$ cat run.sh
#!/bin/bash
# the make line also repeats each setting of config.mk as NAME=value (left out here)
make -C /OpenROAD-flow-scripts/flow DESIGN_CONFIG=/design/flow/config.mk WORK_HOME=/design/flow/orfs CLKGATE_MAP_FILE= finish
$ cat config.mk
export PLATFORM = sky130hd
export DESIGN_NAME = cpu_top_pipeline
export DESIGN_NICKNAME = cpu_top_pipeline
export VERILOG_FILES = /design/flow/design.v
export SDC_FILE = /design/flow/constraint.sdc
export NUM_CORES = 4
export LEC_CHECK = 0
export ABC_AREA = 1
export CAP_MARGIN = 0
export CORE_MARGIN = 2
export CORE_UTILIZATION = 65
export CTS_CLUSTER_DIAMETER = 380
export SLEW_MARGIN = 20
$ cat constraint.sdc
create_clock -name core_clock -period 2.95 [get_ports {clk}]
set_input_delay 0.5900 -clock core_clock [delete_from_list [all_inputs] [get_ports {clk}]]
set_output_delay 0.5900 -clock core_clock [all_outputs]
set_load 0.01 [all_outputs]
$ cat design.v
`timescale 1ns/1ns
module alu(
    input wire [15:0] a, b,
    input wire [3:0] alu_op,
    output reg [15:0] alu_result,
    output  wire zero
);
    always @(*) begin
    case (alu_op)
        4'b0000: alu_result = a + b;
        4'b0001: alu_result = a - b;
        4'b0010: alu_result = a & b;
        4'b0011 : alu_result = a | b;
        4'b0100: alu_result = a ^ b;
        4'b0101: alu_result = ($signed(a) < $signed(b)) ? 16'd1 : 16'd0;
        default : alu_result = 16'd0;
    endcase
end
    assign zero = (alu_result == 16'd0);
endmodule
module control(
    input wire [3:0] opcode,
    input wire is_nop,
    output reg reg_write,
    output reg alu_src,
    output reg mem_read,
    output reg mem_write,
    output reg mem_to_reg,
    output reg branch,
    output reg branch_ne,
    output reg jump,
    output reg halt,
    output reg [3:0] alu_op
);
    always @(*) begin
        reg_write = 0; alu_src = 0;
        mem_read = 0; mem_write = 0; mem_to_reg = 0;
        branch = 0; branch_ne = 0; jump = 0;
        halt = 0;
        alu_op = 4'b0000;
        if (is_nop) begin
        end else case (opcode)
            4'h0  : begin reg_write=1; alu_op=4'b0000; end
            4'h1  : begin reg_write=1; alu_op=4'b0001; end
            4'h2  : begin reg_write=1; alu_op=4'b0010; end
            4'h3   : begin reg_write=1; alu_op=4'b0011; end
            4'h4  : begin reg_write=1; alu_op=4'b0100; end
            4'h5  : begin reg_write=1; alu_op=4'b0101; end
            4'h6 : begin reg_write=1; alu_src=1; end
            4'h7 : begin reg_write=1; alu_src=1; alu_op=4'b0010; end
            4'h8  : begin reg_write=1; alu_src=1; alu_op=4'b0011; end
            4'h9 : begin reg_write=1; alu_src=1; alu_op=4'b0100; end
            4'hA   : begin reg_write=1; alu_src=1; mem_read=1; mem_to_reg=1; end
            4'hB   : begin alu_src=1; mem_write=1; end
            4'hC  : begin branch=1; alu_op=4'b0001; end
            4'hD  : begin branch_ne=1; alu_op=4'b0001; end
            4'hE : begin jump=1; end
            4'hF : begin halt=1; end
        endcase
    end
endmodule
`timescale 1ns/1ns
module regfile(
    input wire clk,
    input wire rst,
    input wire reg_write,
    input wire [3:0] rs1,
    input wire [3:0] rs2,
    input wire [3:0] rd,
    input wire [15:0] rd_data,
    output wire [15:0] rs1_data,
    output wire [15:0] rs2_data
);
    reg [15:0] regs [0:15];
    integer i;
    always @(posedge clk or posedge rst) begin
        if (rst) begin
            for (i = 0; i < 16; i = i + 1)
                regs[i] <= 16'd0;
        end 
        else if (reg_write && rd != 4'd0) begin
            regs[rd] <= rd_data;
        end
    end
    wire [15:0] rs1_raw = (rs1 == 4'd0) ? 16'd0 : regs[rs1];
    wire [15:0] rs2_raw = (rs2 == 4'd0) ? 16'd0 : regs[rs2];
    assign rs1_data = (reg_write && (rd == rs1) && (rd != 4'd0)) ? rd_data : rs1_raw;
    assign rs2_data = (reg_write && (rd == rs2) && (rd != 4'd0)) ? rd_data : rs2_raw;
endmodule
`timescale 1ns/1ns
module hazard_unit (
    input wire [3:0] ifid_rs1,
    input wire [3:0] ifid_rs2,
    input wire [3:0] idex_rd,
    input wire idex_mem_read,
    output reg pc_write,       
    output reg ifid_write,     
    output reg idex_flush      
);
    always @(*) begin
        pc_write = 1'b1;
        ifid_write = 1'b1;
        idex_flush = 1'b0;
        if (idex_mem_read &&
            (idex_rd != 4'd0) &&
            ((idex_rd == ifid_rs1) || (idex_rd == ifid_rs2))) begin
            pc_write = 1'b0;       
            ifid_write = 1'b0;     
            idex_flush = 1'b1;     
        end
    end
endmodule
`timescale 1ns/1ns
module forwarding_unit (
    input wire [3:0] idex_rs1,
    input wire [3:0] idex_rs2,
    input wire exmem_reg_write,
    input wire exmem_mem_to_reg,
    input wire [3:0] exmem_rd,
    input wire memwb_reg_write,
    input wire [3:0] memwb_rd,
    input wire wb_reg_write,
    input wire [3:0] wb_rd,
    output reg [1:0] forward_a,     
    output reg [1:0] forward_b      
);
    always @(*) begin
        forward_a = 2'b00;
        forward_b = 2'b00;
        if (exmem_reg_write && !exmem_mem_to_reg &&
            exmem_rd != 4'd0 &&
            exmem_rd == idex_rs1) begin
            forward_a = 2'b10;
        end
        else if (memwb_reg_write && memwb_rd != 4'd0 &&
                 !(exmem_reg_write && !exmem_mem_to_reg && exmem_rd == idex_rs1) &&
                 memwb_rd == idex_rs1) begin
            forward_a = 2'b01;
        end
        else if (wb_reg_write && wb_rd != 4'd0 && wb_rd == idex_rs1) begin
            forward_a = 2'b11;
        end
        if (exmem_reg_write && !exmem_mem_to_reg &&
            exmem_rd != 4'd0 &&
            exmem_rd == idex_rs2) begin
            forward_b = 2'b10;
        end
        else if (memwb_reg_write && memwb_rd != 4'd0 &&
                 !(exmem_reg_write && !exmem_mem_to_reg && exmem_rd == idex_rs2) &&
                 memwb_rd == idex_rs2) begin
            forward_b = 2'b01;
        end
        else if (wb_reg_write && wb_rd != 4'd0 && wb_rd == idex_rs2) begin
            forward_b = 2'b11;
        end
    end
endmodule
`timescale 1ns/1ns
module pipe_if_id (
    input wire clk,
    input wire rst,
    input wire stall,            
    input wire flush,            
    input wire [15:0] if_pc,
    input wire [15:0] if_instr,
    output reg [15:0] id_pc,
    output reg [15:0] id_instr
);
    always @(posedge clk or posedge rst) begin
        if (rst) begin
            id_pc <= 16'd0;
            id_instr <= 16'h0000;
        end
        else if (flush) begin
            id_pc <= 16'd0;
            id_instr <= 16'h0000;   
        end 
        else if (!stall) begin
            id_pc <= if_pc;
            id_instr <= if_instr;
        end
    end
endmodule
`timescale 1ns/1ns
module pipe_id_ex (
    input wire clk,
    input wire rst,
    input wire flush,
    input wire [15:0] id_pc,
    input wire [15:0] id_rs1_data,
    input wire [15:0] id_rs2_data,
    input wire [15:0] id_imm,
    input wire [3:0] id_rs1,
    input wire [3:0] id_rs2,
    input wire [3:0] id_rd,
    input wire [3:0] id_alu_op,
    input wire id_reg_write,
    input wire id_alu_src,
    input wire id_mem_read,
    input wire id_mem_write,
    input wire id_mem_to_reg,
    input wire id_branch,
    input wire id_branch_ne,
    output reg [15:0] ex_pc,
    output reg [15:0] ex_rs1_data,
    output reg [15:0] ex_rs2_data,
    output reg [15:0] ex_imm,
    output reg [3:0] ex_rs1,
    output reg [3:0] ex_rs2,
    output reg [3:0] ex_rd,
    output reg [3:0] ex_alu_op,
    output reg ex_reg_write,
    output reg ex_alu_src,
    output reg ex_mem_read,
    output reg ex_mem_write,
    output reg ex_mem_to_reg,
    output reg ex_branch,
    output reg ex_branch_ne
);
    always @(posedge clk or posedge rst) begin
        if (rst) begin
            ex_pc <= 16'd0;
            ex_rs1_data <= 16'd0;
            ex_rs2_data <= 16'd0;
            ex_imm <= 16'd0;
            ex_rs1 <= 4'd0;
            ex_rs2 <= 4'd0;
            ex_rd <= 4'd0;
            ex_alu_op <= 4'd0;
            ex_reg_write <= 1'b0;
            ex_alu_src <= 1'b0;
            ex_mem_read <= 1'b0;
            ex_mem_write <= 1'b0;
            ex_mem_to_reg <= 1'b0;
            ex_branch <= 1'b0;
            ex_branch_ne <= 1'b0;
        end
        else if (flush) begin
            ex_pc <= 16'd0;
            ex_rs1_data <= 16'd0;
            ex_rs2_data <= 16'd0;
            ex_imm <= 16'd0;
            ex_rs1 <= 4'd0;
            ex_rs2 <= 4'd0;
            ex_rd <= 4'd0;
            ex_alu_op <= 4'd0;
            ex_reg_write <= 1'b0;
            ex_alu_src <= 1'b0;
            ex_mem_read <= 1'b0;
            ex_mem_write <= 1'b0;
            ex_mem_to_reg <= 1'b0;
            ex_branch <= 1'b0;
            ex_branch_ne <= 1'b0;
        end
        else begin
            ex_pc <= id_pc;
            ex_rs1_data <= id_rs1_data;
            ex_rs2_data <= id_rs2_data;
            ex_imm <= id_imm;
            ex_rs1 <= id_rs1;
            ex_rs2 <= id_rs2;
            ex_rd <= id_rd;
            ex_alu_op <= id_alu_op;
            ex_reg_write <= id_reg_write;
            ex_alu_src <= id_alu_src;
            ex_mem_read <= id_mem_read;
            ex_mem_write <= id_mem_write;
            ex_mem_to_reg <= id_mem_to_reg;
            ex_branch <= id_branch;
            ex_branch_ne <= id_branch_ne;
        end
    end
endmodule
`timescale 1ns/1ns
module pipe_ex1_ex2 (
    input wire clk,
    input wire rst,
    input wire flush,            
    input wire [15:0] ex1_alu_result,
    input wire [15:0] ex1_rs2_data,
    input wire [15:0] ex1_branch_target,
    input wire [3:0] ex1_rd,
    input wire ex1_zero,
    input wire ex1_reg_write,
    input wire ex1_mem_read,
    input wire ex1_mem_write,
    input wire ex1_mem_to_reg,
    input wire ex1_branch,
    input wire ex1_branch_ne,
    output reg [15:0] ex2_alu_result,
    output reg [15:0] ex2_rs2_data,
    output reg [15:0] ex2_branch_target,
    output reg [3:0] ex2_rd,
    output reg ex2_zero,
    output reg ex2_reg_write,
    output reg ex2_mem_read,
    output reg ex2_mem_write,
    output reg ex2_mem_to_reg,
    output reg ex2_branch,
    output reg ex2_branch_ne
);
    always @(posedge clk or posedge rst) begin
        if (rst) begin
            ex2_alu_result <= 16'd0;
            ex2_rs2_data <= 16'd0;
            ex2_branch_target <= 16'd0;
            ex2_rd <= 4'd0;
            ex2_zero <= 1'b0;
            ex2_reg_write <= 1'b0;
            ex2_mem_read <= 1'b0;
            ex2_mem_write <= 1'b0;
            ex2_mem_to_reg <= 1'b0;
            ex2_branch <= 1'b0;
            ex2_branch_ne <= 1'b0;
        end 
        else if (flush) begin
            ex2_alu_result <= ex1_alu_result;
            ex2_rs2_data <= ex1_rs2_data;
            ex2_branch_target <= ex1_branch_target;
            ex2_rd <= ex1_rd;
            ex2_zero <= ex1_zero;
            ex2_reg_write <= 1'b0;
            ex2_mem_read <= 1'b0;
            ex2_mem_write <= 1'b0;
            ex2_mem_to_reg <= 1'b0;
            ex2_branch <= 1'b0;
            ex2_branch_ne <= 1'b0;
        end
        else begin
            ex2_alu_result <= ex1_alu_result;
            ex2_rs2_data <= ex1_rs2_data;
            ex2_branch_target <= ex1_branch_target;
            ex2_rd <= ex1_rd;
            ex2_zero <= ex1_zero;
            ex2_reg_write <= ex1_reg_write;
            ex2_mem_read <= ex1_mem_read;
            ex2_mem_write <= ex1_mem_write;
            ex2_mem_to_reg <= ex1_mem_to_reg;
            ex2_branch <= ex1_branch;
            ex2_branch_ne <= ex1_branch_ne;
        end
    end
endmodule
`timescale 1ns/1ns
module pipe_ex2_mem (
    input wire clk,
    input wire rst,
    input wire flush_mem,        
    input wire [15:0] ex2_alu_result,
    input wire [15:0] ex2_rs2_data,
    input wire [3:0]  ex2_rd,
    input wire [15:0] ex2_branch_target,
    input wire ex2_zero,
    input wire ex2_reg_write,
    input wire ex2_mem_read,
    input wire ex2_mem_write,
    input wire ex2_mem_to_reg,
    input wire ex2_branch,
    input wire ex2_branch_ne,
    output reg [15:0] mem_alu_result,
    output reg [15:0] mem_rs2_data,
    output reg [3:0]  mem_rd,
    output reg [15:0] mem_branch_target,
    output reg mem_zero,
    output reg mem_reg_write,
    output reg mem_mem_read,
    output reg mem_mem_write,
    output reg mem_mem_to_reg,
    output reg mem_branch,
    output reg mem_branch_ne
);
    always @(posedge clk or posedge rst) begin
        if (rst) begin
            mem_alu_result    <= 16'd0;
            mem_rs2_data      <= 16'd0;
            mem_rd            <= 4'd0;
            mem_branch_target <= 16'd0;
            mem_zero          <= 1'b0;
            mem_reg_write     <= 1'b0;
            mem_mem_read      <= 1'b0;
            mem_mem_write     <= 1'b0;
            mem_mem_to_reg    <= 1'b0;
            mem_branch        <= 1'b0;
            mem_branch_ne     <= 1'b0;
        end 
        else if (flush_mem) begin
            mem_alu_result    <= 16'd0;
            mem_rs2_data      <= 16'd0;
            mem_rd            <= 4'd0;
            mem_branch_target <= 16'd0;
            mem_zero          <= 1'b0;
            mem_reg_write     <= 1'b0;
            mem_mem_read      <= 1'b0;
            mem_mem_write     <= 1'b0;
            mem_mem_to_reg    <= 1'b0;
            mem_branch        <= 1'b0;
            mem_branch_ne     <= 1'b0;
        end 
        else begin
            mem_alu_result    <= ex2_alu_result;
            mem_rs2_data      <= ex2_rs2_data;
            mem_rd            <= ex2_rd;
            mem_branch_target <= ex2_branch_target;
            mem_zero          <= ex2_zero;
            mem_reg_write     <= ex2_reg_write;
            mem_mem_read      <= ex2_mem_read;
            mem_mem_write     <= ex2_mem_write;
            mem_mem_to_reg    <= ex2_mem_to_reg;
            mem_branch        <= ex2_branch;
            mem_branch_ne     <= ex2_branch_ne;
        end
    end
endmodule
`timescale 1ns/1ns
module pipe_mem_wb(
    input wire clk,
    input wire rst,
    input wire flush,           
    input wire mem_to_reg_in,
    input wire reg_write_in,
    input wire [15:0] alu_result_in,
    input wire [15:0] mem_data_in,
    input wire [3:0] rd_in,
    output reg mem_to_reg,
    output reg reg_write,
    output reg [15:0] alu_result,
    output reg [15:0] mem_data,
    output reg [3:0] rd
);
    always @(posedge clk or posedge rst) begin
        if (rst) begin
            mem_to_reg <= 1'b0;
            reg_write  <= 1'b0;
            alu_result <= 16'd0;
            mem_data   <= 16'd0;
            rd         <= 4'd0;
        end
        else if (flush) begin
            mem_to_reg <= 1'b0;
            reg_write  <= 1'b0;
            alu_result <= 16'd0;
            mem_data   <= 16'd0;
            rd         <= 4'd0;
        end
        else begin
            mem_to_reg <= mem_to_reg_in;
            reg_write  <= reg_write_in;
            alu_result <= alu_result_in;
            mem_data   <= mem_data_in;
            rd         <= rd_in;
        end
    end
endmodule
`timescale 1ns/1ns
module if_stage(
    input wire clk,
    input wire rst,
    input wire stall_if,           
    input wire flush_if,           
    input wire halt,               
    input wire branch_taken,       
    input wire [15:0] branch_target,   
    input wire jump_taken,         
    input wire [15:0] jump_target,     
    output wire [7:0] imem_addr,
    input wire [15:0] imem_data,
    output reg [15:0] if_pc,       
    output wire [15:0] if_instr    
);
    assign imem_addr = if_pc[7:0];
    assign if_instr = imem_data;
    always @(posedge clk or posedge rst) begin
        if (rst) begin
            if_pc <= 16'd0;
        end
        else if (branch_taken) begin
            if_pc <= branch_target;
        end
        else if (!stall_if && !halt) begin
            if (jump_taken) begin
                if_pc <= jump_target;
            end
            else begin
                if_pc <= if_pc + 16'd1;
            end
        end
    end
endmodule
`timescale 1ns/1ns
module cpu_top_pipeline (
    input wire clk,
    input wire rst,
    output wire [7:0]  imem_addr,
    input  wire [15:0] imem_data,
    output wire [7:0]  dmem_addr,
    output wire [15:0] dmem_wdata,
    output wire        dmem_we,
    input  wire [15:0] dmem_rdata,
    output wire        halted
);
    wire [15:0] if_pc, if_instr;
    wire if_stall, if_flush;
    wire [15:0] id_pc, id_instr;
    wire [3:0] id_opcode, id_rd, id_rs1, id_rs2;
    wire [15:0] id_rs1_data, id_rs2_data, id_imm;
    wire id_reg_write, id_alu_src, id_mem_read, id_mem_write, id_mem_to_reg;
    wire id_branch, id_branch_ne, id_jump;
    wire [3:0] id_alu_op;
    wire id_halt, id_pc_write;
    wire [15:0] ex1_pc, ex1_rs1_data, ex1_rs2_data, ex1_imm;
    wire [3:0] ex1_rd, ex1_rs1, ex1_rs2, ex1_alu_op;
    wire ex1_reg_write, ex1_alu_src, ex1_mem_read, ex1_mem_write, ex1_mem_to_reg;
    wire ex1_branch, ex1_branch_ne;
    wire [15:0] ex1_alu_result, ex1_branch_target;
    wire ex1_zero;
    wire [1:0] forward_a, forward_b;
    wire [15:0] ex1_rs1_fwd, ex1_rs2_fwd;
    wire [15:0] ex2_alu_result, ex2_rs2_data, ex2_branch_target;
    wire [3:0] ex2_rd;
    wire ex2_reg_write, ex2_mem_read, ex2_mem_write, ex2_mem_to_reg;
    wire ex2_branch, ex2_branch_ne, ex2_zero;
    wire [15:0] mem_alu_result, mem_rs2_data, mem_read_data, mem_branch_target;
    wire [3:0] mem_rd;
    wire mem_reg_write, mem_mem_read, mem_mem_write, mem_mem_to_reg;
    wire mem_branch, mem_branch_ne, mem_zero;
    wire [15:0] wb_alu_result, wb_mem_data, wb_write_data;
    wire [3:0] wb_rd;
    wire wb_reg_write, wb_mem_to_reg;
    wire stall_signal, flush_signal;
    wire branch_taken, jump_taken;
    wire [15:0] jump_target;
    wire ifid_write_en;
    reg fetch_stop;
    reg halt_ex1, halt_ex2, halt_mem, halt_wb;
    wire id_halt_go;
    assign halted = halt_wb;
    always @(posedge clk or posedge rst) begin
        if (rst) begin
            fetch_stop <= 1'b0;
            halt_ex1 <= 1'b0;
            halt_ex2 <= 1'b0;
            halt_mem <= 1'b0;
            halt_wb <= 1'b0;
        end
        else begin
            if (branch_taken)
                fetch_stop <= 1'b0;
            else if (id_halt_go)
                fetch_stop <= 1'b1;
            halt_ex1 <= id_halt_go;
            halt_ex2 <= halt_ex1 && !branch_taken;
            halt_mem <= halt_ex2;
            halt_wb <= halt_wb || halt_mem;
        end
    end
    hazard_unit u_hazard (
        .ifid_rs1(id_rs1),
        .ifid_rs2(id_rs2),
        .idex_rd(ex1_rd),
        .idex_mem_read(ex1_mem_read),
        .pc_write(id_pc_write),
        .ifid_write(ifid_write_en),
        .idex_flush(flush_signal)
    );
    assign stall_signal = ~ifid_write_en;
    assign jump_taken = id_jump && !stall_signal && !branch_taken && !fetch_stop;
    assign id_halt_go = id_halt && !stall_signal && !branch_taken && !fetch_stop;
    assign jump_target = {{4{id_instr[11]}}, id_instr[11:0]};   
    assign branch_taken = (ex2_branch && ex2_zero) || (ex2_branch_ne && !ex2_zero);
    assign if_flush = branch_taken || jump_taken || id_halt_go || fetch_stop;
    if_stage u_if (
        .clk(clk),
        .rst(rst),
        .stall_if(stall_signal),
        .flush_if(if_flush),
        .halt(fetch_stop || id_halt_go),
        .branch_taken(branch_taken),
        .branch_target(ex2_branch_target),
        .jump_taken(jump_taken),
        .jump_target(jump_target),
        .imem_addr(imem_addr),
        .imem_data(imem_data),
        .if_pc(if_pc),
        .if_instr(if_instr)
    );
    pipe_if_id u_if_id (
        .clk(clk),
        .rst(rst),
        .stall(stall_signal),
        .flush(if_flush),
        .if_pc(if_pc),
        .if_instr(if_instr),
        .id_pc(id_pc),
        .id_instr(id_instr)
    );
    assign id_opcode = id_instr[15:12];
    assign id_rd = id_instr[11:8];
    assign id_rs1 = id_instr[7:4];
    assign id_rs2 = id_instr[3:0];
    assign id_imm = {{12{id_instr[3]}}, id_instr[3:0]};   
    control u_ctrl (
        .opcode(id_opcode),
        .is_nop(id_instr == 16'h0000),
        .reg_write(id_reg_write),
        .alu_src(id_alu_src),
        .mem_read(id_mem_read),
        .mem_write(id_mem_write),
        .mem_to_reg(id_mem_to_reg),
        .branch(id_branch),
        .branch_ne(id_branch_ne),
        .jump(id_jump),
        .alu_op(id_alu_op),
        .halt(id_halt)
    );
    regfile u_rf (
        .clk(clk),
        .rst(rst),
        .reg_write(wb_reg_write),
        .rs1(id_rs1),
        .rs2(id_rs2),
        .rd(wb_rd),
        .rd_data(wb_write_data),
        .rs1_data(id_rs1_data),
        .rs2_data(id_rs2_data)
    );
    pipe_id_ex u_id_ex (
        .clk(clk),
        .rst(rst),
        .flush(flush_signal || if_flush),
        .id_pc(id_pc),
        .id_rs1(id_rs1),
        .id_rs2(id_rs2),
        .id_rd(id_rd),
        .id_rs1_data(id_rs1_data),
        .id_rs2_data(id_rs2_data),
        .id_imm(id_imm),
        .id_alu_op(id_alu_op),
        .id_reg_write(id_reg_write),
        .id_alu_src(id_alu_src),
        .id_mem_read(id_mem_read),
        .id_mem_write(id_mem_write),
        .id_mem_to_reg(id_mem_to_reg),
        .id_branch(id_branch),
        .id_branch_ne(id_branch_ne),
        .ex_pc(ex1_pc),
        .ex_rs1(ex1_rs1),
        .ex_rs2(ex1_rs2),
        .ex_rd(ex1_rd),
        .ex_rs1_data(ex1_rs1_data),
        .ex_rs2_data(ex1_rs2_data),
        .ex_imm(ex1_imm),
        .ex_alu_op(ex1_alu_op),
        .ex_reg_write(ex1_reg_write),
        .ex_alu_src(ex1_alu_src),
        .ex_mem_read(ex1_mem_read),
        .ex_mem_write(ex1_mem_write),
        .ex_mem_to_reg(ex1_mem_to_reg),
        .ex_branch(ex1_branch),
        .ex_branch_ne(ex1_branch_ne)
    );
    forwarding_unit u_fwd (
        .idex_rs1(ex1_rs1),
        .idex_rs2(ex1_rs2),
        .exmem_reg_write(ex2_reg_write),
        .exmem_mem_to_reg(ex2_mem_to_reg),
        .exmem_rd(ex2_rd),
        .memwb_reg_write(mem_reg_write),
        .memwb_rd(mem_rd),
        .wb_reg_write(wb_reg_write),
        .wb_rd(wb_rd),
        .forward_a(forward_a),
        .forward_b(forward_b)
    );
    wire [15:0] mem_fwd_data = mem_mem_to_reg ? mem_read_data : mem_alu_result;
    assign ex1_rs1_fwd = (forward_a == 2'b10) ? ex2_alu_result :
                         (forward_a == 2'b01) ? mem_fwd_data : 
                         (forward_a == 2'b11) ? wb_write_data :
                         ex1_rs1_data;
    assign ex1_rs2_fwd = (forward_b == 2'b10) ? ex2_alu_result :
                         (forward_b == 2'b01) ? mem_fwd_data : 
                         (forward_b == 2'b11) ? wb_write_data :
                         ex1_rs2_data;
    wire [15:0] alu_input_b = ex1_alu_src ? ex1_imm : ex1_rs2_fwd;
    alu u_alu (
        .a(ex1_rs1_fwd),
        .b(alu_input_b),
        .alu_op(ex1_alu_op),
        .alu_result(ex1_alu_result),
        .zero(ex1_zero)
    );
    assign ex1_branch_target = ex1_pc + ex1_imm;
    pipe_ex1_ex2 u_ex1_ex2 (
        .clk(clk),
        .rst(rst),
        .flush(branch_taken),
        .ex1_alu_result(ex1_alu_result),
        .ex1_rs2_data(ex1_rs2_fwd),
        .ex1_rd(ex1_rd),
        .ex1_branch_target(ex1_branch_target),
        .ex1_zero(ex1_zero),
        .ex1_reg_write(ex1_reg_write),
        .ex1_mem_read(ex1_mem_read),
        .ex1_mem_write(ex1_mem_write),
        .ex1_mem_to_reg(ex1_mem_to_reg),
        .ex1_branch(ex1_branch),
        .ex1_branch_ne(ex1_branch_ne),
        .ex2_alu_result(ex2_alu_result),
        .ex2_rs2_data(ex2_rs2_data),
        .ex2_rd(ex2_rd),
        .ex2_branch_target(ex2_branch_target),
        .ex2_zero(ex2_zero),
        .ex2_reg_write(ex2_reg_write),
        .ex2_mem_read(ex2_mem_read),
        .ex2_mem_write(ex2_mem_write),
        .ex2_mem_to_reg(ex2_mem_to_reg),
        .ex2_branch(ex2_branch),
        .ex2_branch_ne(ex2_branch_ne)
    );
    pipe_ex2_mem u_ex2_mem (
        .clk(clk),
        .rst(rst),
        .flush_mem(1'b0),
        .ex2_alu_result(ex2_alu_result),
        .ex2_rs2_data(ex2_rs2_data),
        .ex2_rd(ex2_rd),
        .ex2_branch_target(ex2_branch_target),
        .ex2_reg_write(ex2_reg_write),
        .ex2_mem_read(ex2_mem_read),
        .ex2_mem_write(ex2_mem_write),
        .ex2_mem_to_reg(ex2_mem_to_reg),
        .ex2_branch(ex2_branch),
        .ex2_branch_ne(ex2_branch_ne),
        .ex2_zero(ex2_zero),
        .mem_alu_result(mem_alu_result),
        .mem_rs2_data(mem_rs2_data),
        .mem_rd(mem_rd),
        .mem_branch_target(mem_branch_target),
        .mem_reg_write(mem_reg_write),
        .mem_mem_read(mem_mem_read),
        .mem_mem_write(mem_mem_write),
        .mem_mem_to_reg(mem_mem_to_reg),
        .mem_branch(mem_branch),
        .mem_branch_ne(mem_branch_ne),
        .mem_zero(mem_zero)
    );
    assign dmem_addr = mem_alu_result[7:0];
    assign dmem_wdata = mem_rs2_data;
    assign dmem_we = mem_mem_write;
    assign mem_read_data = dmem_rdata;
    pipe_mem_wb u_mem_wb (
        .clk(clk),
        .rst(rst),
        .flush(1'b0),
        .mem_to_reg_in(mem_mem_to_reg),
        .reg_write_in(mem_reg_write),
        .alu_result_in(mem_alu_result),
        .mem_data_in(mem_read_data),
        .rd_in(mem_rd),
        .mem_to_reg(wb_mem_to_reg),
        .reg_write(wb_reg_write),
        .alu_result(wb_alu_result),
        .mem_data(wb_mem_data),
        .rd(wb_rd)
    );
    assign wb_write_data = wb_mem_to_reg ? wb_mem_data : wb_alu_result;
endmodule
==> results of run 1 <==
routing by layer:
layer / up-vias / wire, µm / GRT usage [%]
li1: 11415 / - / -
met1: 12832 / 35300 / 60.1
met2: 2827 / 45700 / 77.8
met3: 1127 / 17400 / 19.1
met4: 14 / 12100 / 37.0
met5: - / 156 / 0
through the flow:
step	cell area, µm²
floorplan	25300
global placement	28900
detailed placement	28900
CTS	31600
global route	32300
finish	32300
area by class of cell:
type,instances,area share [%]
well taps,518,2.01
clock inverters,32,1.08
inverters,467,5.50
clock buffers,55,3.95
diodes,7,0.0542
multi-input cells,2204,37.9
repair buffers,505,13.5
flip-flops and latches,465,36.1
what timing repair did:
item,in CTS,in global routing
gates resized,201,129
setup buffers,46,28
cloned,2,0
endpoints found under the setup margin,17,18
pin swaps,81,78
==> impl_summary.log, run 1 <==
[flow] collecting metrics
INFO  metric status = failed layout checks
INFO  metric failed_layout_checks = negative setup slack
INFO  metric worst_hold_slack = 0.349 ns
INFO  metric ys_ff = 465
INFO  metric r2r-start = u_id_ex.ex_imm[14]
INFO  metric count_of_tool_warnings = roughly 70
INFO  metric report.final.slew_viol_count = 0
INFO  metric origin_of_the_worst_min_delay_path = u_ex1_ex2.ex2_rs2_data[7]
INFO  metric post_synthesis_share_of_cell_area_spent_on_and_or_and_or_and_gates = between 15 and 20%
INFO  metric min_path_type = flop to flop
INFO  metric syn-num-nets = 3395
INFO  metric critical_path_class = flop to flop
INFO  metric logic_family = simple AND/OR/NAND/NOR gates
INFO  metric critical_path.top_delay_family = simple AND/OR/NAND/NOR gates
INFO  metric vias = 28215
INFO  metric crit_top_cell = nand2_1
INFO  metric timing.setup.tns = -12.97 ns
INFO  metric slew_headroom = 19.1%
INFO  metric r2r.worst_path.cells = 25
INFO  metric drt-wirelength-per-cell = 26.0 µm
INFO  metric grt_pass1_wl = around 160000 µm
INFO  metric timing.reg2reg.setup_slack = -1.01 ns
INFO  metric synthAdderAreaFrac = 3.07%
INFO  metric final_worst_path_period_need = 3.96 ns
INFO  metric seq_area_frac_synth = 46.2%
INFO  metric skew = 0.0425 ns
INFO  metric synthesis.area = between 20000 and 30000 µm²
INFO  metric worstReg2RegEnd = u_ex1_ex2.ex2_zero
INFO  metric port_bufs = 67
INFO  metric nNetsFinal = 3785
INFO  metric critPathMaxStageDelay = 0.49 ns
INFO  metric synth_top_cell_by_area = dfrtp_1
INFO  metric min_delay_worst_endpoint = u_ex2_mem.mem_rs2_data[7]
INFO  metric topCellsByArea = dfrtp_1, nand2_1, o21ai_0
INFO  metric drtIter0Drc = ~4800
INFO  metric synthMuxAreaShare = less than 1%
INFO  metric dpl_worst_slack = -1.02 ns
INFO  metric fp-row-count = 72
INFO  metric tritoncts = yes
INFO  metric cp.depth = 25
INFO  metric top_area_share = 46.2%
INFO  metric postSynthAreaPerCell = 7.62 µm²
INFO  metric die.size.y = 201 µm
INFO  metric worst_setup_hold_path_clk_slew = 0.07 ns
INFO  metric edf_count = 0
INFO  metric logic_area = approximately 12000 µm²
INFO  metric ys.warnings.count = 13
INFO  metric dr.pass1.iters = 17
INFO  metric num-fill-cells = 2178
INFO  metric clockRootBuffer = clkbuf_16
INFO  metric antenna_violating_nets_post_route = 0
INFO  metric cts_hold_repair.buffers = 0
INFO  metric postSynth.asyncResetShare = 100%
INFO  metric clock_insertion_delay_worst_skew = 0.64 ns
INFO  metric synth-main-ff-cell = dfrtp_1
INFO  metric worst_path_maximum_fanout = 6
INFO  metric syn_inst = 3301
INFO  metric numClockSinks = 465
INFO  metric timing.critical_path.to_type = flop
INFO  metric synth-cells-yosys = 3301
INFO  metric critical_path.n_buffers_inverters = 4
INFO  metric globalRouteTotalUtil = 51.2%
INFO  metric hold_violations = 0
INFO  metric design.core.area = 38500 µm²
INFO  metric worstSetupStartpoint = u_id_ex.ex_imm[14]
INFO  metric cts_buffers = 48
INFO  metric synth_dominant_cell_count = nand2_1
INFO  metric endpoint_of_the_most_critical_setup_path = u_ex1_ex2.ex2_zero
INFO  metric worstHoldPathCells = 0
INFO  metric synth_xor_xnor_area_share = 1.32%
INFO  metric gr-total-overflow = 0
INFO  metric yosys.cell_types.count = roughly 53
INFO  metric number_of_h_tree_levels = 2
INFO  metric starting_utilization_of_the_core_area = 65.4%
INFO  metric final_core_util = 84.0%
INFO  metric grt_setup_unrepaired = yes
INFO  metric cts.path.max_buffers = 3
INFO  metric place.detailed.hpwl = 64700 µm
INFO  metric drc_errors = 0
INFO  metric dieArea = 40300 µm²
INFO  metric postRouteWirelength = approximately 110000 µm
INFO  metric yosys.area_share.simple = 23.4%
INFO  metric place.detailed.instances = 4092
INFO  metric critPathRequiredTime = 3.51 ns
INFO  metric relative_area_change_from_synthesis_to_final_layout = 28.4%
INFO  metric worst_pin_slew = 1.20 ns
INFO  metric final.period_utilization = 134%
INFO  metric first_global_vias = 27685
INFO  metric yosys-top-cells-count = nand2_1, dfrtp_1, inv_1
INFO  metric top_level_ports = around 70
INFO  metric via_per_inst = between 6 and 7
INFO  metric antenna_found_initial = 11
INFO  metric finalNonFillerCells = between 4000 and 5000
INFO  metric setup_viol = 19
INFO  metric largest_net_degree_at_the_start_of_global_routing = between 100 and 150
INFO  metric globalplace.congestion = 1.04
INFO  metric final-seq-area = 11600 µm²
INFO  metric crit_slowest_cell = dfrtp_2
INFO  metric fin_ws = -1.01 ns
INFO  metric cp.arrival = between 4 and 5 ns
INFO  metric drv.max_cap_violation_count = 0
INFO  metric fmaxAchievable = 252 MHz
INFO  metric chipWidth = 201 µm
INFO  metric ys_area = 25200 µm²
INFO  metric worst_setup_path_start_kind = flop
==> run 2, diff against run 1 <==
Settings changed: ABC_AREA 1 to default, CORE_ASPECT_RATIO from default to 1.05, CORE_UTILIZATION 65 to 71, CTS_CLUSTER_DIAMETER 380 to default, GPL_ROUTABILITY_DRIVEN from default to 1, MAX_ROUTING_LAYER from default to met5, PLACE_DENSITY_LB_ADDON from default to 0.21, SLEW_MARGIN 20 to 0.
Clock period 2.95 ns to 5.2 ns, I/O delays scaled along.
==> impl_summary.log, run 2 <==
[flow] collecting metrics
INFO  metric critPathMaxStageDelay = 0.48 ns
INFO  metric vias = 21880
INFO  metric drtIter0Drc = about 3900
INFO  metric synth_top_cell_by_area = dfrtp_1
INFO  metric synth_dominant_cell_count = dfrtp_1
INFO  metric critical_path.cell_chain = xnor2_1 > nand4_1 > nor2_2 > buf_4 > buf_4 > nor2_1 > a211o_1 > nand3_1 > o21ai_0 > o21ai_1 > ha_1 > inv_1 > o311ai_4 > buf_4 > a31oi_1 > or2b_2 > a21oi_1 > o221ai_2 > a2111oi_4 > nand4b_1 > nor4b_2
INFO  metric port_bufs = 67
INFO  metric r2r-start = u_id_ex.ex_rs2[2]
INFO  metric logic_family = AND-OR/OR-AND gates
INFO  metric die.size.y = 190 µm
INFO  metric grt_pass1_wl = between 100000 and 150000 µm
INFO  metric fp-row-count = 68
INFO  metric ys.warnings.count = 13
INFO  metric synthesis.area = 23500 µm²
INFO  metric critical_path.n_buffers_inverters = 4
INFO  metric crit_slowest_cell = dfrtp_2
INFO  metric relative_area_change_from_synthesis_to_final_layout = 13.1%
INFO  metric worst_hold_slack = 0.349 ns
INFO  metric postSynth.asyncResetShare = 100%
INFO  metric r2r.worst_path.cells = 21
INFO  metric yosys.area_share.simple = between 10 and 15%
INFO  metric worst_path_maximum_fanout = 13
INFO  metric min_path_type = flop to flop
INFO  metric drc_errors = 0
INFO  metric worstSetupStartpoint = u_id_ex.ex_rs2[2]
INFO  metric final.period_utilization = 96.7%
INFO  metric post_synthesis_share_of_cell_area_spent_on_and_or_and_or_and_gates = 23.4%
INFO  metric min_delay_worst_endpoint = u_ex2_mem.mem_rs2_data[5]
INFO  metric critical_path.top_delay_family = AND-OR/OR-AND gates
INFO  metric num-fill-cells = just under 2000
INFO  metric failed_layout_checks = max-capacitance violations, max-slew violations
INFO  metric report.final.slew_viol_count = 17
INFO  metric yosys.cell_types.count = 85
INFO  metric number_of_h_tree_levels = 2
INFO  metric seq_area_frac_synth = 49.5%
INFO  metric final_worst_path_period_need = 5.03 ns
INFO  metric design.core.area = 32800 µm²
INFO  metric critical_path_class = flop to flop
INFO  metric nNetsFinal = roughly 2600
INFO  metric topCellsByArea = dfrtp_1, a21oi_1, nor2_1
INFO  metric dieArea = 34600 µm²
INFO  metric top_level_ports = 68
INFO  metric timing.critical_path.to_type = flop
INFO  metric globalRouteTotalUtil = 47.8%
INFO  metric drv.max_cap_violation_count = 1
INFO  metric slew_headroom = -2.00%
INFO  metric tritoncts = yes
INFO  metric synth_xor_xnor_area_share = 2.05%
INFO  metric worst_setup_path_start_kind = flop
INFO  metric gr-total-overflow = 0
INFO  metric cts.path.max_buffers = 3
INFO  metric ys_ff = between 400 and 500
INFO  metric worst_pin_slew = 1.53 ns
INFO  metric globalplace.congestion = 1.00
INFO  metric worstReg2RegEnd = u_ex1_ex2.ex2_zero
INFO  metric worst_setup_hold_path_clk_slew = 0.06 ns
INFO  metric syn-num-nets = 2597
INFO  metric largest_net_degree_at_the_start_of_global_routing = 151
INFO  metric cts_buffers = 46
INFO  metric setup_viol = 0
INFO  metric clockRootBuffer = clkbuf_16
INFO  metric antenna_violating_nets_post_route = 0
INFO  metric edf_count = 0
INFO  metric top_area_share = 49.5%
INFO  metric synthAdderAreaFrac = 3.29%
INFO  metric place.detailed.hpwl = 51000 µm
INFO  metric worstHoldPathCells = 0
INFO  metric antenna_found_initial = 0
INFO  metric timing.reg2reg.setup_slack = about 0.17 ns
INFO  metric critPathRequiredTime = 5.68 ns
INFO  metric via_per_inst = 7.31
INFO  metric fmaxAchievable = 199 MHz
INFO  metric origin_of_the_worst_min_delay_path = u_ex1_ex2.ex2_rs2_data[5]
INFO  metric endpoint_of_the_most_critical_setup_path = u_ex1_ex2.ex2_zero
INFO  metric crit_top_cell = buf_4
INFO  metric synth-cells-yosys = 2503
INFO  metric clock_insertion_delay_worst_skew = 0.60 ns
INFO  metric syn_inst = about 2500
INFO  metric skew = 0.0402 ns
INFO  metric cts_hold_repair.buffers = 0
INFO  metric drt-wirelength-per-cell = 27.2 µm
INFO  metric ys_area = around 24000 µm²
INFO  metric postSynthAreaPerCell = 9.39 µm²
INFO  metric synthMuxAreaShare = under 10%
INFO  metric cp.arrival = 5.51 ns
INFO  metric first_global_vias = 21887
INFO  metric chipWidth = ~180 µm
INFO  metric status = failed layout checks
INFO  metric numClockSinks = roughly 470
INFO  metric cp.depth = 21
INFO  metric yosys-top-cells-count = dfrtp_1, nor2_1, a21oi_1
INFO  metric count_of_tool_warnings = 69
INFO  metric final_core_util = 81.2%
INFO  metric hold_violations = 0
INFO  metric dr.pass1.iters = 11
INFO  metric postRouteWirelength = between 80000 and 90000 µm
INFO  metric starting_utilization_of_the_core_area = 71.8%
INFO  metric synth-main-ff-cell = dfrtp_1
run 2: stage by stage:
step | setup slack [ns] | TNS [ns] | area (µm²) | instances
after global routing | -0.0573 | -0.0573 | 26600 | 2991
after detailed placement | -0.199 | -0.199 | 24900 | 2904
after CTS | 0.0504 | 0 | 26400 | 2987
final | 0.169 | 0 | 26600 | 2992
after global placement | -0.0890 | -0.0890 | 24900 | 2904
after floorplan | -2.13 | -992.74 | 23500 | 2503
run 2: area by class of cell:
cell class / count / area (µm²) / area share (%)
flip-flops and latches: 465 / 11600 / 43.8
repair buffers: 188 / 1640 / 6.17
clock inverters: 22 / 199 / 0.748
well taps: 420 / 526 / 1.98
multi-input cells: 1764 / 11100 / 41.6
diodes: 1 / 2.50 / 0.00941
clock buffers: 61 / 1250 / 4.70
inverters: 71 / 270 / 1.02
run 2: layer usage:
metal / global-route usage, % / vias up / wire (µm)
met5: 0.429 / - / 0
met2: 70.3 / 1880 / 34900
li1: - / 9065 / -
met3: 18.7 / 537 / 12400
met1: 60.6 / 10398 / 28500
met4: 27.7 / 0 / 5570
run 2: timing repair:
action / 4_1_cts / 5_1_grt
pin swaps: 0 / 2
buffers inserted: 0 / 3
endpoints found under the setup margin: 1 / 2
resized: 3 / 29
==> run 3, diff against run 2 <==
Settings changed: CAP_MARGIN 0 to 20, CELL_PAD_IN_SITES_DETAIL_PLACEMENT from default to 1, CELL_PAD_IN_SITES_GLOBAL_PLACEMENT from default to 3, CORE_ASPECT_RATIO 1.05 to default, CORE_MARGIN 2 to 9, CORE_UTILIZATION 71 to 16, CTS_CLUSTER_DIAMETER from default to 99, CTS_CLUSTER_SIZE from default to 94, GPL_ROUTABILITY_DRIVEN 1 to 0, MAX_ROUTING_LAYER met5 to met4, PLACE_DENSITY_LB_ADDON 0.21 to 0.16, SLEW_MARGIN 0 to 20, TNS_END_PERCENT from default to 45.
Clock period 5.2 ns to 4.16 ns, I/O delays scaled along.
==> impl_summary.log, run 3 <==
[flow] collecting metrics
INFO  metric status = failed layout checks
INFO  metric failed_layout_checks = negative setup slack
INFO  metric postRouteWirelength = 122000 µm
INFO  metric final_worst_path_period_need = 4.95 ns
INFO  metric postSynth.asyncResetShare = approximately 100%
INFO  metric critPathMaxStageDelay = between 0.5 and 0.6 ns
INFO  metric r2r.worst_path.cells = 21
INFO  metric critical_path.n_buffers_inverters = 3
INFO  metric design.core.area = about 150000 µm²
INFO  metric syn-num-nets = 2597
INFO  metric chipWidth = about 400 µm
INFO  metric critical_path.top_delay_family = AND-OR/OR-AND gates
INFO  metric r2r-start = u_ex1_ex2.ex2_mem_to_reg
INFO  metric antenna_violating_nets_post_route = 0
INFO  metric globalRouteTotalUtil = 15.1%
INFO  metric min_path_type = flop to flop
INFO  metric port_bufs = 67
INFO  metric via_per_inst = 4.53
INFO  metric endpoint_of_the_most_critical_setup_path = u_ex1_ex2.ex2_zero
INFO  metric clockRootBuffer = clkbuf_16
INFO  metric cp.depth = 21
INFO  metric gr-total-overflow = 0
INFO  metric worst_hold_slack = 0.352 ns
INFO  metric ys_ff = 465
INFO  metric starting_utilization_of_the_core_area = approximately 16%
INFO  metric top_area_share = around half
INFO  metric synth-main-ff-cell = dfrtp_1
INFO  metric antenna_found_initial = 6
INFO  metric min_delay_worst_endpoint = u_ex2_mem.mem_rs2_data[8]
INFO  metric drt-wirelength-per-cell = 25.6 µm
INFO  metric worstHoldPathCells = 0
INFO  metric fmaxAchievable = 202 MHz
INFO  metric critPathRequiredTime = 4.68 ns
INFO  metric syn_inst = about 2500
INFO  metric synth_xor_xnor_area_share = 2.05%
INFO  metric worst_pin_slew = 1.06 ns
INFO  metric top_level_ports = 68
INFO  metric logic_family = AND-OR/OR-AND gates
INFO  metric timing.setup.tns = -3.36 ns
INFO  metric postSynthAreaPerCell = 9.39 µm²
INFO  metric setup_viol = 11
INFO  metric fp-row-count = 140
INFO  metric report.final.slew_viol_count = 0
INFO  metric worstReg2RegEnd = u_ex1_ex2.ex2_zero
INFO  metric first_global_vias = 23094
INFO  metric critical_path_class = flop to flop
INFO  metric numClockSinks = 465
INFO  metric edf_count = 0
INFO  metric hold_violations = 0
INFO  metric cts_buffers = 37
INFO  metric crit_slowest_cell = or4_4
INFO  metric synthesis.area = 23500 µm²
INFO  metric ys_area = 23500 µm²
INFO  metric logic_area = 11400 µm²
INFO  metric final-seq-area = 11600 µm²
INFO  metric critical_path.cell_chain = nand2b_4 > a221o_1 > nor4_2 > buf_4 > nand2_4 > and2_4 > a211o_1 > a31oi_4 > buf_6 > mux2i_4 > fa_2 > nand2b_4 > buf_4 > a211o_1 > a21oi_2 > a311oi_1 > a221o_1 > or4_4 > a2111oi_4 > nand4b_1 > nor4b_2
INFO  metric worst_setup_hold_path_clk_slew = 0.10 ns
INFO  metric number_of_h_tree_levels = 2
INFO  metric drtIter0Drc = 1479
INFO  metric cts.path.max_buffers = 3
INFO  metric nNetsFinal = 2899
INFO  metric place.detailed.hpwl = 81300 µm
INFO  metric drc_errors = 0
INFO  metric num-fill-cells = 16784
INFO  metric timing.reg2reg.setup_slack = -0.79 ns
INFO  metric synth_dominant_cell_count = dfrtp_1
INFO  metric synth_top_cell_by_area = dfrtp_1
INFO  metric cp.arrival = between 5 and 6 ns
INFO  metric dieArea = between 150000 and 200000 µm²
INFO  metric seq_area_frac_synth = 49.5%
INFO  metric skew = 0.0625 ns
INFO  metric topCellsByArea = dfrtp_1, a21oi_1, nor2_1
INFO  metric post_synthesis_share_of_cell_area_spent_on_and_or_and_or_and_gates = 23.4%
INFO  metric drv.max_cap_violation_count = 0
INFO  metric cts_hold_repair.buffers = 0
INFO  metric largest_net_degree_at_the_start_of_global_routing = 85
INFO  metric timing.critical_path.to_type = flop
INFO  metric final.period_utilization = 119%
INFO  metric count_of_tool_warnings = around 62
INFO  metric dr.pass1.iters = 7
INFO  metric relative_area_change_from_synthesis_to_final_layout = 32.2%
INFO  metric tritoncts = yes
INFO  metric grt_setup_unrepaired = yes
INFO  metric yosys.area_share.simple = 14.6%
INFO  metric ys.warnings.count = 13
INFO  metric vias = 21516
INFO  metric fin_ws = -0.794 ns
INFO  metric grt_pass1_wl = 175000 µm
INFO  metric synthMuxAreaShare = between 2 and 2.5%
INFO  metric clock_insertion_delay_worst_skew = 0.64 ns
INFO  metric yosys.cell_types.count = ~85
INFO  metric die.size.y = 401 µm
INFO  metric synthAdderAreaFrac = approximately 3.3%
INFO  metric yosys-top-cells-count = dfrtp_1, nor2_1, a21oi_1
INFO  metric worst_setup_path_start_kind = flop
INFO  metric origin_of_the_worst_min_delay_path = u_ex1_ex2.ex2_rs2_data[8]
INFO  metric worstSetupStartpoint = u_ex1_ex2.ex2_mem_to_reg
INFO  metric slew_headroom = 29.5%
INFO  metric synth-cells-yosys = 2503
INFO  metric worst_path_maximum_fanout = 3
==> run 3: per-stage QoR <==
step | util, % | area [µm²] | setup slack (ns) | std cells
after CTS | 21.2 | 30900 | -0.736 | 4744
after detailed placement | 19.9 | 29000 | -1.25 | 4664
after global routing | 21.3 | 31100 | -1.05 | 4753
after floorplan | - | 23500 | -2.97 | 2503
final | 21.3 | 31100 | -0.794 | 4754
after global placement | 19.9 | 29000 | -1.31 | 4664
==> run 3: layer usage <==
layer | vias up | GRT usage [%] | routed length, µm
met4 | 0 | 3.77 | 3110
met3 | 145 | 1.97 | 5150
li1 | 9594 | - | -
met2 | 563 | 23.5 | 55500
met5 | - | - | 0
met1 | 11214 | 20.8 | 58200
==> run 3: area by class of cell <==
class | instances | share of cell area, %
antenna | 3 | 0.0242
clock inverter | 27 | 1.24
multi-input combinational | 1764 | 36.7
timing repair buffer | 466 | 12.8
inverter | 71 | 0.869
sequential | 465 | 37.4
tap | 1917 | 7.72
clock buffer | 41 | 3.20
==> run 3: repair_timing <==
item	4_1_cts	5_1_grt
pin swaps	33	20
resized	107	29
gates cloned	0	0
setup endpoints to repair	13	11
setup buffers	12	7
==> run 4, diff against run 3 <==
Settings changed: CELL_PAD_IN_SITES_DETAIL_PLACEMENT 1 to default, CELL_PAD_IN_SITES_GLOBAL_PLACEMENT 3 to default, CORE_MARGIN 9 to 2, CORE_UTILIZATION 16 to 8, CTS_CLUSTER_DIAMETER 99 to default, CTS_CLUSTER_SIZE 94 to default, GPL_ROUTABILITY_DRIVEN 0 to default, MAX_ROUTING_LAYER met4 to default, PLACE_DENSITY from default to 0.6, PLACE_DENSITY_LB_ADDON 0.16 to default, TNS_END_PERCENT 45 to default.
Clock period 4.16 ns to 7.79 ns, I/O delays scaled along.
==> impl_summary.log, run 4 <==
[flow] collecting metrics
INFO  metric cts_resized = 0
INFO  metric grt_setup_unrepaired = no
INFO  metric topCellsByArea = dfrtp_1, a21oi_1, nor2_1
INFO  metric syn-num-nets = between 2000 and 3000
INFO  metric timing.reg2reg.setup_slack = 1.24 ns
INFO  metric drv.max_cap_violation_count = 0
INFO  metric r2r-start = u_id_ex.ex_imm[14]
INFO  metric synth-cells-yosys = 2503
INFO  metric yosys.area_share.simple = about 15%
INFO  metric min_delay_worst_endpoint = u_ex2_mem.mem_rs2_data[10]
INFO  metric synth-main-ff-cell = dfrtp_1
INFO  metric synth_top_cell_by_area = dfrtp_1
INFO  metric worst_path_maximum_fanout = 40
INFO  metric worst_hold_slack = 0.347 ns
INFO  metric top_level_ports = 68
INFO  metric count_of_tool_warnings = 66
INFO  metric critical_path.cell_chain = inv_1 > a221o_1 > nor4_1 > nand2_1 > buf_4 > and2_1 > a211o_1 > a31oi_1 > mux2i_1 > ha_1 > or2_2 > o221ai_1 > nand2_1 > a311oi_1 > mux2i_1 > nand4_1 > a2111oi_2 > nand4b_1 > nor4b_2
INFO  metric drt-wirelength-per-cell = 14.6 µm
INFO  metric syn_inst = 2503
INFO  metric chipWidth = around 550 µm
INFO  metric critPathRequiredTime = ~8.3 ns
INFO  metric final_worst_path_period_need = 6.55 ns
INFO  metric endpoint_of_the_most_critical_setup_path = u_ex1_ex2.ex2_zero
INFO  metric final.period_utilization = 84.0%
INFO  metric antenna_violating_nets_post_route = 0
INFO  metric skew = 0.0385 ns
INFO  metric status = no timing/DRC/antenna violations
INFO  metric tritoncts = yes
INFO  metric post_cts_buffers = 0
INFO  metric cts.path.max_buffers = 3
INFO  metric postSynthAreaPerCell = 9.39 µm²
INFO  metric dieArea = 298000 µm²
INFO  metric num-fill-cells = 33649
INFO  metric worst_setup_path_start_kind = flop
INFO  metric crit_slowest_cell = nor4_1
INFO  metric cts_buffers = 52
INFO  metric worstSetupStartpoint = u_id_ex.ex_imm[14]
INFO  metric grt_pass1_wl = approximately 140000 µm
INFO  metric clock_insertion_delay_worst_skew = around 0.64 ns
INFO  metric edf_count = 0
INFO  metric drc_errors = 0
INFO  metric relative_area_change_from_synthesis_to_final_layout = 31.0%
INFO  metric first_global_vias = 20332
INFO  metric cp.depth = 19
INFO  metric slew_headroom = 9.86%
INFO  metric post_synthesis_share_of_cell_area_spent_on_and_or_and_or_and_gates = 23.4%
INFO  metric worst_pin_slew = roughly 1.3 ns
INFO  metric synthesis.area = 23500 µm²
INFO  metric postRouteWirelength = 94400 µm
INFO  metric final_area = 30800 µm²
INFO  metric postSynth.asyncResetShare = around 100%
INFO  metric worstReg2RegEnd = u_ex1_ex2.ex2_zero
INFO  metric numClockSinks = 465
INFO  metric gr-total-overflow = 0
INFO  metric dpl_cell_area = 29000 µm²
INFO  metric nNetsFinal = 2595
INFO  metric globalplace.congestion = 0.894
INFO  metric globalRouteTotalUtil = 6.07%
INFO  metric timing.critical_path.to_type = flop
INFO  metric yosys-top-cells-count = dfrtp_1, nor2_1, a21oi_1
INFO  metric cp.arrival = 7.08 ns
INFO  metric synthAdderAreaFrac = under 10%
INFO  metric fin_ws = 1.24 ns
INFO  metric synthMuxAreaShare = 2.12%
INFO  metric critPathMaxStageDelay = 0.82 ns
INFO  metric ys_ff = 465
INFO  metric fmaxAchievable = approximately 150 MHz
INFO  metric clockRootBuffer = clkbuf_16
INFO  metric final-seq-area = about 12000 µm²
INFO  metric port_bufs = 67
INFO  metric origin_of_the_worst_min_delay_path = u_ex1_ex2.ex2_rs2_data[10]
INFO  metric synth_dominant_cell_count = dfrtp_1
INFO  metric ys_area = 23500 µm²
INFO  metric logic_family = AND-OR/OR-AND gates
INFO  metric place.detailed.hpwl = 61200 µm
INFO  metric starting_utilization_of_the_core_area = 8.02%
INFO  metric cts_hold_repair.buffers = 0
INFO  metric fp-row-count = a little under 200
INFO  metric die.size.y = 546 µm
INFO  metric logic_area = 10900 µm²
INFO  metric r2r.worst_path.cells = 19
INFO  metric report.final.slew_viol_count = 0
INFO  metric largest_net_degree_at_the_start_of_global_routing = 181
INFO  metric setup_viol = 0
INFO  metric ys.warnings.count = 13
INFO  metric min_path_type = flop to flop
INFO  metric vias = 20929
INFO  metric worst_setup_hold_path_clk_slew = approximately 0.060 ns
INFO  metric dr.pass1.iters = 10
INFO  metric drtIter0Drc = about 3300
INFO  metric critical_path.top_delay_family = AND-OR/OR-AND gates
INFO  metric critical_path.n_buffers_inverters = 2
INFO  metric worstHoldPathCells = 0
INFO  metric yosys.cell_types.count = 85
INFO  metric critical_path_class = flop to flop
INFO  metric dpl_worst_slack = 1.50 ns
INFO  metric via_per_inst = 3.24
INFO  metric design.core.area = 293000 µm²
INFO  metric top_area_share = 49.5%
INFO  metric seq_area_frac_synth = between 40% and 50%
INFO  metric hold_violations = 0
INFO  metric number_of_h_tree_levels = 2
INFO  metric synth_xor_xnor_area_share = roughly 2.0%
INFO  metric antenna_found_initial = 8
## run 4: final cells by class
cell class | instances | share of cell area, %
Sequential cell | 465 | 37.8
Multi-Input combinational cell | 1764 | 35.5
Tap cell | 3919 | 15.9
Clock buffer | 72 | 4.80
Timing Repair Buffer | 147 | 4.37
Inverter | 71 | 0.878
Clock inverter | 21 | 0.703
Antenna cell | 1 | 0.00813
## run 4: per-stage QoR
stage | setup TNS [ns] | utilization [%] | std cells
floorplan | -29.26 | - | 2503
global placement | 0 | 9.89 | 6360
detailed placement | 0 | 9.91 | 6363
CTS | 0 | 10.5 | 6456
global route | 0 | 10.5 | 6459
finish | 0 | 10.5 | 6460
## run 4: layer usage
| metal | GRT usage [%] | wire length, µm | share of wire, % |
|---|---|---|---|
| met5 | 0 | 69 | 0.073 |
| met4 | 2.72 | 4380 | 4.6 |
| met3 | 2.02 | 11400 | 12 |
| met2 | 9.07 | 40000 | 42 |
| met1 | 7.85 | 38500 | 41 |
==> run 5, diff against run 4 <==
Settings changed: CORE_UTILIZATION 8 to 64, PLACE_DENSITY 0.6 to default, SETUP_SLACK_MARGIN from default to 1.07.
Clock period 7.79 ns to 3.88 ns, I/O delays scaled along.
==> impl_summary.log, run 5 <==
[flow] collecting metrics
INFO  metric port_bufs = between 60 and 70
INFO  metric cts.path.max_buffers = 3
INFO  metric fin_ws = -0.817 ns
INFO  metric numClockSinks = 465
INFO  metric yosys.cell_types.count = 85
INFO  metric clockRootBuffer = clkbuf_16
INFO  metric design.core.area = 36300 µm²
INFO  metric drt-wirelength-per-cell = 25.7 µm
INFO  metric via_per_inst = 6.90
INFO  metric fmaxAchievable = 213 MHz
INFO  metric min_path_type = flop to flop
INFO  metric synth_top_cell_by_area = dfrtp_1
INFO  metric place.detailed.instances = 3149
INFO  metric setup_viol = 11
INFO  metric number_of_h_tree_levels = 2
INFO  metric final.period_utilization = 121%
INFO  metric edf_count = 0
INFO  metric hold_violations = 0
INFO  metric drtIter0Drc = 3795
INFO  metric syn-num-nets = between 2000 and 3000
INFO  metric starting_utilization_of_the_core_area = 64.7%
INFO  metric yosys-top-cells-count = dfrtp_1, nor2_1, a21oi_1
INFO  metric cp.arrival = 5.20 ns
INFO  metric relative_area_change_from_synthesis_to_final_layout = 27.4%
INFO  metric origin_of_the_worst_min_delay_path = u_ex1_ex2.ex2_rs2_data[8]
INFO  metric dpl_worst_slack = -1.16 ns
INFO  metric postSynth.asyncResetShare = about 100%
INFO  metric min_delay_worst_endpoint = u_ex2_mem.mem_rs2_data[8]
INFO  metric synth-cells-yosys = 2503
INFO  metric vias = 22659
INFO  metric antenna_cells_inserted = 0
INFO  metric chipWidth = 196 µm
INFO  metric synth_dominant_cell_count = dfrtp_1
INFO  metric largest_net_degree_at_the_start_of_global_routing = 137
INFO  metric cts_hold_repair.buffers = 0
INFO  metric die.size.y = 196 µm
INFO  metric worst_setup_path_start_kind = flop
INFO  metric clock_insertion_delay_worst_skew = 0.60 ns
INFO  metric worstHoldPathCells = 0
INFO  metric post_synthesis_share_of_cell_area_spent_on_and_or_and_or_and_gates = 23.4%
INFO  metric postRouteWirelength = 84300 µm
INFO  metric logic_family = AND-OR/OR-AND gates
INFO  metric dpl_cell_area = 26700 µm²
INFO  metric ys.warnings.count = 13
INFO  metric ys_area = 23500 µm²
INFO  metric endpoint_of_the_most_critical_setup_path = u_ex1_ex2.ex2_zero
INFO  metric synth_xor_xnor_area_share = 2.05%
INFO  metric top_area_share = approximately 50%
INFO  metric critical_path.n_buffers_inverters = 3
INFO  metric critPathRequiredTime = 4.39 ns
INFO  metric first_global_vias = between 20000 and 25000
INFO  metric final_area = 29900 µm²
INFO  metric tritoncts = yes
INFO  metric ys_ff = 465
INFO  metric drv.max_cap_violation_count = 0
INFO  metric dieArea = approximately 38000 µm²
INFO  metric r2r.worst_path.cells = 20
INFO  metric num-fill-cells = 2119
INFO  metric cts_buffers = 48
INFO  metric synthAdderAreaFrac = 3.29%
INFO  metric antenna_violating_nets_post_route = 0
INFO  metric worst_path_maximum_fanout = 3
INFO  metric timing.reg2reg.setup_slack = -0.82 ns
INFO  metric worst_setup_hold_path_clk_slew = 0.07 ns
INFO  metric worstReg2RegEnd = u_ex1_ex2.ex2_zero
INFO  metric gr-total-overflow = 0
INFO  metric nNetsFinal = 2872
INFO  metric count_of_tool_warnings = 70
INFO  metric slew_headroom = 27.5%
INFO  metric cp.depth = 20
INFO  metric synth-main-ff-cell = dfrtp_1
INFO  metric final_worst_path_period_need = between 4 and 5 ns
INFO  metric final_core_util = between 80% and 90%
INFO  metric critPathMaxStageDelay = between 0.5 and 0.6 ns
INFO  metric antenna_found_initial = 0
INFO  metric skew = 0.0206 ns
INFO  metric crit_slowest_cell = or4_4
INFO  metric status = failed layout checks
INFO  metric dr.pass1.iters = 10
INFO  metric critical_path.top_delay_family = simple AND/OR/NAND/NOR gates
INFO  metric drc_errors = 0
INFO  metric failed_layout_checks = negative setup slack
INFO  metric place.detailed.hpwl = between 50000 and 60000 µm
INFO  metric synthesis.area = approximately 24000 µm²
INFO  metric topCellsByArea = dfrtp_1, a21oi_1, nor2_1
INFO  metric grt_setup_unrepaired = yes
INFO  metric globalRouteTotalUtil = 43.6%
INFO  metric yosys.area_share.simple = 14.6%
INFO  metric critical_path_class = flop to flop
INFO  metric synthMuxAreaShare = 2.12%
INFO  metric postSynthAreaPerCell = 9.39 µm²
INFO  metric timing.critical_path.to_type = flop
INFO  metric syn_inst = 2503
INFO  metric critical_path.cell_chain = inv_2 > a221o_1 > nor4_4 > buf_4 > nor3_4 > buf_6 > nand2_4 > a31oi_4 > mux2_4 > ha_4 > fa_2 > xor2_1 > a21oi_2 > o32a_1 > o21ai_2 > or3_4 > or4_4 > a2111oi_4 > nand4b_1 > nor4b_2
INFO  metric grt_pass1_wl = between 100000 and 150000 µm
INFO  metric report.final.slew_viol_count = 0
INFO  metric globalplace.congestion = 0.972
INFO  metric fp-row-count = roughly 70
INFO  metric r2r-start = u_ex1_ex2.ex2_rd[1]
INFO  metric seq_area_frac_synth = 49.5%
INFO  metric top_level_ports = around 70
INFO  metric finalNonFillerCells = about 3300
INFO  metric worstSetupStartpoint = u_ex1_ex2.ex2_rd[1]
INFO  metric worst_pin_slew = 1.07 ns
==> run 5: repair_timing <==
item	in CTS	in global routing
setup endpoints to repair	22	22
pin swaps	35	50
resized	142	116
cloned	1	3
buffers inserted	28	15
==> run 5: layout make-up <==
class	instances	area (µm²)	share of cell area, %
Clock buffer	63	1360	4.54
Clock inverter	25	345	1.15
Inverter	71	280	0.936
Multi-Input combinational cell	1764	12000	40.0
Sequential cell	465	11600	38.9
Tap cell	468	586	1.96
Timing Repair Buffer	428	3740	12.5
==> run 5: routing by layer <==
layer	wire length (µm)	up-vias	GRT usage, %
met5	0	-	0
met3	11300	493	14.3
met1	30100	10888	55.2
li1	-	9554	-
met4	5780	0	25.3
met2	37100	1724	65.8
==> run 5: metrics by stage <==
stage	setup TNS, ns	hold slack (ns)
2_1_floorplan	-1484.55	0.331
3_3_place_gp	-6.19	0.332
3_5_place_dp	-6.91	0.336
4_1_cts	-4.00	0.350
5_1_grt	-6.65	0.357
6_report	-4.97	0.350
